==> inputs of trial 82 <==
// test_wrapper
module test_wrapper #(
	parameter SYS_VERSION = 41,
	parameter WIDTH = 16,
	parameter NUM_SUB_MON = 3
)(
	input clk,
	input reset,
	input       [5:0] slave_address,
	input             slave_read,
	input             slave_write,
	input      [31:0] slave_writedata,
	output reg [31:0] slave_readdata,
	output [WIDTH-1:0] dut_a,
	output [WIDTH-1:0] dut_b,
	input  [WIDTH-1:0] dut_out
);
	reg  [31:0] d_hpc_ctrl;
	wire [31:0] o_hpc_datctr;
	wire [31:0] o_hpc_errctr;
	wire [31:0] o_hpc_sysver;
	wire [31:0] o_hpc_dutdelay;
	reg  [31:0] i_hpc_fselect;
	reg  [31:0] i_hpc_fmanual_a;
	reg  [31:0] i_hpc_fmanual_b;
	reg  [31:0] i_hpc_fbitset_a;
	reg  [31:0] i_hpc_fbitset_b;
	reg  [31:0] i_hpc_fbitclr_a;
	reg  [31:0] i_hpc_fbitclr_b;
	reg  [31:0] o_hpc_maxacc;
	reg  [31:0] o_hpc_minacc;
	localparam D_CTRL_ADDR     = 6'h00;
	localparam O_SYSVER_ADDR   = 6'h04;
	localparam I_FSELECT_ADDR    = 6'h10;
  ...
Settings: LEC_CHECK=0, CAP_MARGIN=30, CORE_MARGIN=2, CORE_UTILIZATION=70, CTS_CLUSTER_SIZE=24, SLEW_MARGIN=20; clock period 1.95 ns.
run.sh (not shown) runs the stock make flow with config.mk's settings and CLKGATE_MAP_FILE=.
==> trial 31 (differences from trial 82) <==
CAP_MARGIN = 20   (was 30)
CORE_UTILIZATION = 72   (was 70)
CTS_CLUSTER_SIZE = 50   (was 24)
HOLD_SLACK_MARGIN = -0.1   (was not set)
PLACE_DENSITY = 0.76   (was not set)
==> flow/constraint.sdc (replaced) <==
create_clock -name core_clock -period 3.12 [get_ports {clk}]
set_input_delay 0.6240 -clock core_clock [delete_from_list [all_inputs] [get_ports {clk}]]
set_output_delay 0.6240 -clock core_clock [all_outputs]
set_load 0.01 [all_outputs]
==> build 95 (differences from trial 82) <==
CAP_MARGIN = 20   (was 30)
CORE_UTILIZATION = 33   (was 70)
CTS_CLUSTER_SIZE = not set   (was 24)
==> flow/constraint.sdc (replaced) <==
create_clock -name core_clock -period 2.8 [get_ports {clk}]
set_input_delay 0.5600 -clock core_clock [delete_from_list [all_inputs] [get_ports {clk}]]
set_output_delay 0.5600 -clock core_clock [all_outputs]
set_load 0.01 [all_outputs]
==> qor summary <==
item	trial 82	build 95	trial 31
Layout Cell Area excl Fill	36400 um2	34300 um2	32800 um2
Area after DPL	32800 um2	31600 um2	30500 um2
Well tap count	532	1155	525
IR Drop Worst-Case VDD	959 uV	446 uV	603 uV
Wire length of the first global-routing pass	120 mm	101 mm	102 mm
End of the worst hold path	d_hpc_ctrl[18]	u_testbench.u_driver.fa_2[5]	u_testbench.u_driver.fa_2[0]
Required time of the critical path	2.31 ns	3.15 ns	3.67 ns
Worst Path Max Fanout	4	3	8
Max-slew headroom	0.490	0.435	0.428
Non-filler instance count after layout	3468	3841	3172
Synth-to-Final Area Change	26.9%	19.6%	14.6%
Result of the run	complete, but fails checks	no timing/DRC/antenna violations	no timing/DRC/antenna violations
Layout check failures	setup timing	-	-
Final setup margin	-0.314 ns	0.229 ns	0.386 ns
Number of diodes added for antenna fixing	1	1	0
Clock input transition at the sequential cells of the worst setup and hold paths	0.07 ns	0.06 ns	0.06 ns
Highest Clock Rate	0.442 GHz	0.389 GHz	0.366 GHz

---

==> inputs of raven <==
Starting RTL as in the previous note.
Settings: LEC_CHECK=0, CAP_MARGIN=20, CORE_MARGIN=2, CORE_UTILIZATION=72, CTS_CLUSTER_SIZE=31, HOLD_SLACK_MARGIN=-0.09, PLACE_DENSITY=0.64, SETUP_SLACK_MARGIN=0.42, SLEW_MARGIN=20; clock period 1.55 ns.
==> amber: changes against raven <==
CAP_MARGIN = 10   (was 20)
CTS_CLUSTER_DIAMETER = 58   (was unset)
CTS_CLUSTER_SIZE = 32   (was 31)
HOLD_SLACK_MARGIN = -0.05   (was -0.09)
SETUP_SLACK_MARGIN = 0.51   (was 0.42)
==> flow/constraint.sdc (replaced) <==
create_clock -name core_clock -period 2.08 [get_ports {clk}]
set_input_delay 0.4160 -clock core_clock [delete_from_list [all_inputs] [get_ports {clk}]]
set_output_delay 0.4160 -clock core_clock [all_outputs]
set_load 0.01 [all_outputs]
==> nickel: changes against raven <==
PLACE_DENSITY = unset   (was 0.64)
SETUP_SLACK_MARGIN = -0.17   (was 0.42)
==> flow/constraint.sdc (replaced) <==
create_clock -name core_clock -period 1.75 [get_ports {clk}]
set_input_delay 0.3500 -clock core_clock [delete_from_list [all_inputs] [get_ports {clk}]]
set_output_delay 0.3500 -clock core_clock [all_outputs]
set_load 0.01 [all_outputs]
==> qor summary <==
Count of routing violations after the opening detailed-route iteration: amber 3,072; raven -; nickel 4,398
Hold Path Class: amber flip-flop to flip-flop; raven -; nickel input port to flip-flop
Switching Share: amber 0.235; raven -; nickel 0.230
Hold Buf Count CTS: amber 0; raven -; nickel 0
Cell count of the worst reg-to-reg path: amber 6; raven -; nickel 8
Utilization after layout: amber 0.921; raven -; nickel 0.951
Number of buffers added by the clock tree synthesis step: amber 43; raven -; nickel 73
Transition time at the pin with the least slew margin: amber 0.817 ns; raven -; nickel 1.07 ns
Count of clock buffers in the final design: amber 46; raven -; nickel 105
Launch point of the worst hold path: amber u_testbench.u_driver.fa_1[7]$_DFF_P_; raven -; nickel slave_writedata[31]
Sequential cell count: amber 786; raven -; nickel 786
Result of the run: amber finished with violations; raven stopped before the end; nickel finished with violations
Failing step: amber -; raven 4_1_cts; nickel -
Layout check failures: amber negative setup slack; raven -; nickel negative setup slack
Wire length of the first global-routing pass: amber 122 mm; raven -; nickel 148 mm
Post-detailed-route DRC marker count: amber 0; raven -; nickel 0
Post-route fraction of the period consumed by the critical path: amber 1.23; raven -; nickel 1.68
Number of detailed-route iterations in the first pass: amber 6; raven -; nickel 7
Critical setup path kind: amber flip-flop to flip-flop; raven -; nickel flip-flop to flip-flop
Power and IR drop assume default switching activity.
